==> 05-27: inputs <==
==> flow/design.v (excerpt) <==
module sig_16_hw #(parameter K=16,DWIDTH=32,EXPONENT_WIDTH=8, BIAS=8'd127)(input [DWIDTH-1:0] x_in,input clk,start,rst,output reg valid, output [DWIDTH-1:0] y_out);
wire [EXPONENT_WIDTH-1:0] exp_wo_bias,exp_wo_bias_1st;									
wire [K-1:0] c_out;
wire [DWIDTH-1:0] rm_data,rm_pos_1,rm_neg_1;
wire [9:0] cmp_ip,c1_in2,c2_in2,c3_in2,c4_in2,c5_in2,c6_in2,c7_in2,c8_in2,c9_in2,c10_in2,c11_in2,c12_in2,c13_in2,c14_in2,c15_in2,c16_in2;			 
wire cmp_op;
reg x_gre_3,x_neg_pos,x_sp_case,x_sp_case_2nd;
reg x_neg_pos_1st,x_neg_pos_2nd;
reg x_gre_3_2nd;
reg ip_adder_ready;
wire x_gre_3_1st;
wire [$clog2(K)-1:0] pe_addr;
wire [1:0] sp_addr;
wire sp_case;
wire [DWIDTH-1:0] sp_data,rm_neg_calculate_data,rm_neg_data;
wire [EXPONENT_WIDTH+4:0] cmp_ip_1st;
wire [DWIDTH-1:0] rm_neg_05,rm_pos_05;
wire valid_sub_1st,valid_sub_2nd;
reg start_ip;
reg [DWIDTH-1:0] x;
parameter IDLE_WAIT=3'd0,START=3'd1,ADD_WAIT=3'd2,WAIT_1=3'd3,WAIT_2=3'd4,DONE=3'd5;
reg [2:0] present_state, next_state;
wire adder_rst;
assign exp_wo_bias_1st= (x[DWIDTH-2:DWIDTH-EXPONENT_WIDTH-1] - BIAS);							 
assign exp_wo_bias= exp_wo_bias_1st[EXPONENT_WIDTH-1]?(~(exp_wo_bias_1st)+1'b1):(exp_wo_bias_1st);		
assign cmp_ip_1st= exp_wo_bias_1st[EXPONENT_WIDTH-1]?({3'b000,{1'b1,x[DWIDTH-EXPONENT_WIDTH-2:DWIDTH-EXPONENT_WIDTH-11]}>>exp_wo_bias}):(({3'b001,x[DWIDTH-EXPONENT_WIDTH-2:DWIDTH-EXPONENT_WIDTH-11]})<<exp_wo_bias);																																																												  
assign cmp_ip = cmp_ip_1st[EXPONENT_WIDTH+4:3];
assign rm_pos_1=32'b00111111100000000000000000000000;
assign rm_neg_1=32'b00000000000000000000000000000000;
assign rm_neg_05=32'b10111111000000000000000000000000;  
assign rm_pos_05=32'b00111111000000000000000000000000;  
assign y_out=(valid)?(x_sp_case)?sp_data:(x_neg_pos)?(~x_gre_3)?rm_neg_data:rm_neg_1:(~x_gre_3)?rm_data:rm_pos_1:32'h00000000;	 
assign c1_in2 = 10'b0000100101;		 
  ...
export LEC_CHECK = 0
export ABC_AREA = 1
export CAP_MARGIN = 20
export CORE_MARGIN = 2
export CORE_UTILIZATION = 66
export CTS_CLUSTER_DIAMETER = 228
export PLACE_DENSITY = 0.6
export SLEW_MARGIN = 20
create_clock -name core_clock -period 5.01 [get_ports {clk}]
run.sh (not shown) runs the stock make flow with config.mk's settings and CLKGATE_MAP_FILE=.
==> 09-19 (differences from 05-27) <==
Settings changed: ABC_AREA 1 to default, CORE_UTILIZATION 66 to 40, CTS_CLUSTER_DIAMETER 228 to default, SETUP_SLACK_MARGIN from default to -0.7.
==> flow/constraint.sdc (replaced) <==
create_clock -name core_clock -period 7.91 [get_ports {clk}]
set_input_delay 1.5820 -clock core_clock [delete_from_list [all_inputs] [get_ports {clk}]]
set_output_delay 1.5820 -clock core_clock [all_outputs]
set_load 0.01 [all_outputs]
==> 12-03 (differences from 05-27) <==
Settings changed: ABC_AREA 1 to default, CORE_UTILIZATION 66 to 40, CTS_CLUSTER_DIAMETER 228 to default, GPL_ROUTABILITY_DRIVEN from default to 0, GPL_TIMING_DRIVEN from default to 0, PLACE_DENSITY 0.6 to default.
==> flow/constraint.sdc (replaced) <==
create_clock -name core_clock -period 10.0 [get_ports {clk}]
set_input_delay 2.0000 -clock core_clock [delete_from_list [all_inputs] [get_ports {clk}]]
set_output_delay 2.0000 -clock core_clock [all_outputs]
set_load 0.01 [all_outputs]
==> 04-22 (differences from 05-27) <==
Settings changed: ABC_AREA 1 to default, CELL_PAD_IN_SITES_DETAIL_PLACEMENT from default to 1, CORE_ASPECT_RATIO from default to 0.81, CORE_MARGIN 2 to 8, CORE_UTILIZATION 66 to 35, CTS_CLUSTER_DIAMETER 228 to 52, GPL_ROUTABILITY_DRIVEN from default to 0, GPL_TIMING_DRIVEN from default to 1, MAX_ROUTING_LAYER from default to met4, PLACE_DENSITY 0.6 to default, PLACE_DENSITY_LB_ADDON from default to 0.09, TNS_END_PERCENT from default to 35.
==> flow/constraint.sdc (replaced) <==
create_clock -name core_clock -period 11.4 [get_ports {clk}]
set_input_delay 2.2800 -clock core_clock [delete_from_list [all_inputs] [get_ports {clk}]]
set_output_delay 2.2800 -clock core_clock [all_outputs]
set_load 0.01 [all_outputs]
==> results.tsv <==
metric	value	unit
Max stage delay on crit path	0.65	ns
Syn Area/Cell	8.30	um2
clock transition at the registers of the reported paths	0.07	ns
clock latency reported for the late side of the worst-skew pair	0.54	ns
RSZ-0062 raised after global routing	no	
global-route wire length before repair	75100	um
portion of total power attributed to combinational logic	0.148	
startpoint of the most critical hold path	present_state[1]	
post-synthesis instance total	1860	
part of the total power dissipated in sequential elements	0.462	
die height	200	um
run status	finished clean	
That was 09-19.
==> results.tsv <==
metric	value	unit
Syn Area/Cell	8.30	um2
part of the total power dissipated in sequential elements	0.454	
clock transition at the registers of the reported paths	0.07	ns
global-route wire length before repair	75500	um
run status	finished clean	
Max stage delay on crit path	0.60	ns
portion of total power attributed to combinational logic	0.156	
post-synthesis instance total	1860	
clock latency reported for the late side of the worst-skew pair	0.52	ns
RSZ-0062 raised after global routing	no	
startpoint of the most critical hold path	present_state[1]	
That was 12-03.
==> results.tsv <==
metric	value	unit
Setup violations, final	24	
run status	failed layout checks	
global-route wire length before repair	77900	um
clock transition at the registers of the reported paths	0.08	ns
clock latency reported for the late side of the worst-skew pair	0.55	ns
failing layout criteria	setup timing	
RSZ-0062 raised after global routing	yes	
die height	157	um
minimum setup slack in the final design	-1.31	ns
That was 05-27.
==> results.tsv <==
metric	value	unit
clock latency reported for the late side of the worst-skew pair	0.55	ns
run status	finished clean	
clock transition at the registers of the reported paths	0.06	ns
part of the total power dissipated in sequential elements	0.437	
post-synthesis instance total	1860	
global-route wire length before repair	86500	um
RSZ-0062 raised after global routing	no	
startpoint of the most critical hold path	present_state[1]	
portion of total power attributed to combinational logic	0.145	
That was 04-22.

---

==> run E: inputs <==
Starting RTL as in the previous note.
export LEC_CHECK = 0
export CAP_MARGIN = 20
export CORE_ASPECT_RATIO = 0.9
export CORE_MARGIN = 2
export CORE_UTILIZATION = 72
export CTS_CLUSTER_DIAMETER = 27
export CTS_CLUSTER_SIZE = 14
export MAX_ROUTING_LAYER = met4
export PLACE_DENSITY_LB_ADDON = 0.2
export SETUP_SLACK_MARGIN = 1.87
export SLEW_MARGIN = 20
create_clock -name core_clock -period 7.38 [get_ports {clk}]
==> run C (differences from run E) <==
==> flow/config.mk (replaced) <==
export PLATFORM = sky130hd
export DESIGN_NAME = sig_16_hw
export DESIGN_NICKNAME = sig_16_hw
export VERILOG_FILES = /design/flow/design.v
export SDC_FILE = /design/flow/constraint.sdc
export NUM_CORES = 4
export LEC_CHECK = 0
export ABC_AREA = 1
export CAP_MARGIN = 20
export CORE_MARGIN = 2
export CORE_UTILIZATION = 68
export SETUP_SLACK_MARGIN = 1.71
export SLEW_MARGIN = 20
==> flow/constraint.sdc (replaced) <==
create_clock -name core_clock -period 5.93 [get_ports {clk}]
set_input_delay 1.1860 -clock core_clock [delete_from_list [all_inputs] [get_ports {clk}]]
set_output_delay 1.1860 -clock core_clock [all_outputs]
set_load 0.01 [all_outputs]
==> summary of the runs <==
Run E never finished: it broke off in 5_1_grt, error ODB-0269. Run C finished but fails on setup timing. Against run C, the area after synthesis of run E is smaller by about 0.44%. Synthesized cell count: run E is lower than run C (about 20%). Against run C, the die area of run E is smaller by 5.8%.

---

==> inputs of v3 <==
Starting RTL as in the previous note.
Settings: LEC_CHECK=0, CAP_MARGIN=20, CELL_PAD_IN_SITES_DETAIL_PLACEMENT=0, CORE_MARGIN=2, CORE_UTILIZATION=68, GPL_ROUTABILITY_DRIVEN=0, GPL_TIMING_DRIVEN=1, MAX_ROUTING_LAYER=met4, PLACE_DENSITY_LB_ADDON=0.02, SETUP_SLACK_MARGIN=0.1, SLEW_MARGIN=20, TNS_END_PERCENT=50; clock period 6.87 ns.
==> inputs of v17, as changes to v3 <==
--- a/flow/config.mk
+++ b/flow/config.mk
@@ -6,13 +6,15 @@
 export NUM_CORES = 4
 export LEC_CHECK = 0
-export CAP_MARGIN = 20
+export ABC_AREA = 1
+export CAP_MARGIN = 0
 export CELL_PAD_IN_SITES_DETAIL_PLACEMENT = 0
 export CORE_MARGIN = 2
 export CORE_UTILIZATION = 68
+export CTS_CLUSTER_DIAMETER = 189
 export GPL_ROUTABILITY_DRIVEN = 0
 export GPL_TIMING_DRIVEN = 1
 export MAX_ROUTING_LAYER = met4
-export PLACE_DENSITY_LB_ADDON = 0.02
-export SETUP_SLACK_MARGIN = 0.1
+export PLACE_DENSITY = 0.35
+export SETUP_SLACK_MARGIN = 0.73
 export SLEW_MARGIN = 20
 export TNS_END_PERCENT = 50
==> flow/constraint.sdc (replaced) <==
create_clock -name core_clock -period 5.43 [get_ports {clk}]
set_input_delay 1.0860 -clock core_clock [delete_from_list [all_inputs] [get_ports {clk}]]
set_output_delay 1.0860 -clock core_clock [all_outputs]
set_load 0.01 [all_outputs]
==> comparison <==
v3 finished with timing, DRC and antenna clean. v17 ran to the end with violations: negative setup slack. Of v17 and v3, v17 has the higher utilization (gap 9.4 points). Via count: v3 is smaller than v17 (about 15%). Against v3, the non-clock buffer count of v17 is higher by 86. Of v17 and v3, v3 has the higher register-to-register slack (gap 1300 ps). In v17 the cell count is larger than in v3, by about 26%. Against v17, the synthesized cell count of v3 is lower by about 20%. Of v17 and v3, v3 has the higher sequential share of layout area (gap 3.5 points). Clock power: v3 is smaller than v17 (25%). In v17 the power is higher than in v3, by 40%. Between v17 and v3, the lower sequential power is in v3 (gap 31%, measured against v3).
==> figures <==
metric                                                                                                     v3                                                 v17
Overall power of the completed layout                                                                 3138 uW                                             4394 uW
Non-clock inverter instance count of the final layout                                                      54                                                 232
Most used standard cell by instance count after synthesis                             sky130_fd_sc_hd__nor2_1                            sky130_fd_sc_hd__nand2_1
Number of cell instances after yosys synthesis                                                           1860                                                2297
Core Region                                                                                        22430 um^2                                          22500 um^2
Worst setup slack after layout                                                                       390.1 ps                                           -894.9 ps
Syn-to-layout area delta                                                                               9.826%                                              23.27%
Antenna violations before repair                                                                            1                                                   2
Die ar.                                                                                            23920 um^2                                          24020 um^2
Power per cell area                                                                             185.1 nW/um^2                                       229.9 nW/um^2
Power dissipated in the clock network                                                                 1180 uW                                             1580 uW
Run status                                                                            complete, no violations                                     failed layout checks
Layout check failures                                                                                       -                                negative setup slack
Worst reg2reg path depth                                                                                   24                                                  38
Global-route wire length before repair                                                               73100 um                                            73900 um
Capturing element of the worst setup path                  subtractor_neg_2nd.final_mantissa[15]$_SDFFE_PP0P_  subtractor_neg_2nd.final_mantissa[20]$_SDFFE_PP0P_
Comb/total area                                                                                        0.5647                                              0.5305
Antenna diodes                                                                                              1                                                   4
Biggest cell delay along the critical path                                                             490 ps                                              480 ps
Sequential fraction of the synthesis area                                                              0.3418                                              0.3403
Yosys stat chip area                                                                               15430 um^2                                          15500 um^2
Critical Path AT                                                                                      6860 ps                                             6780 ps
Portion of total power attributed to combinational logic                                                0.153                                               0.200
Power and IR drop assume default switching activity.
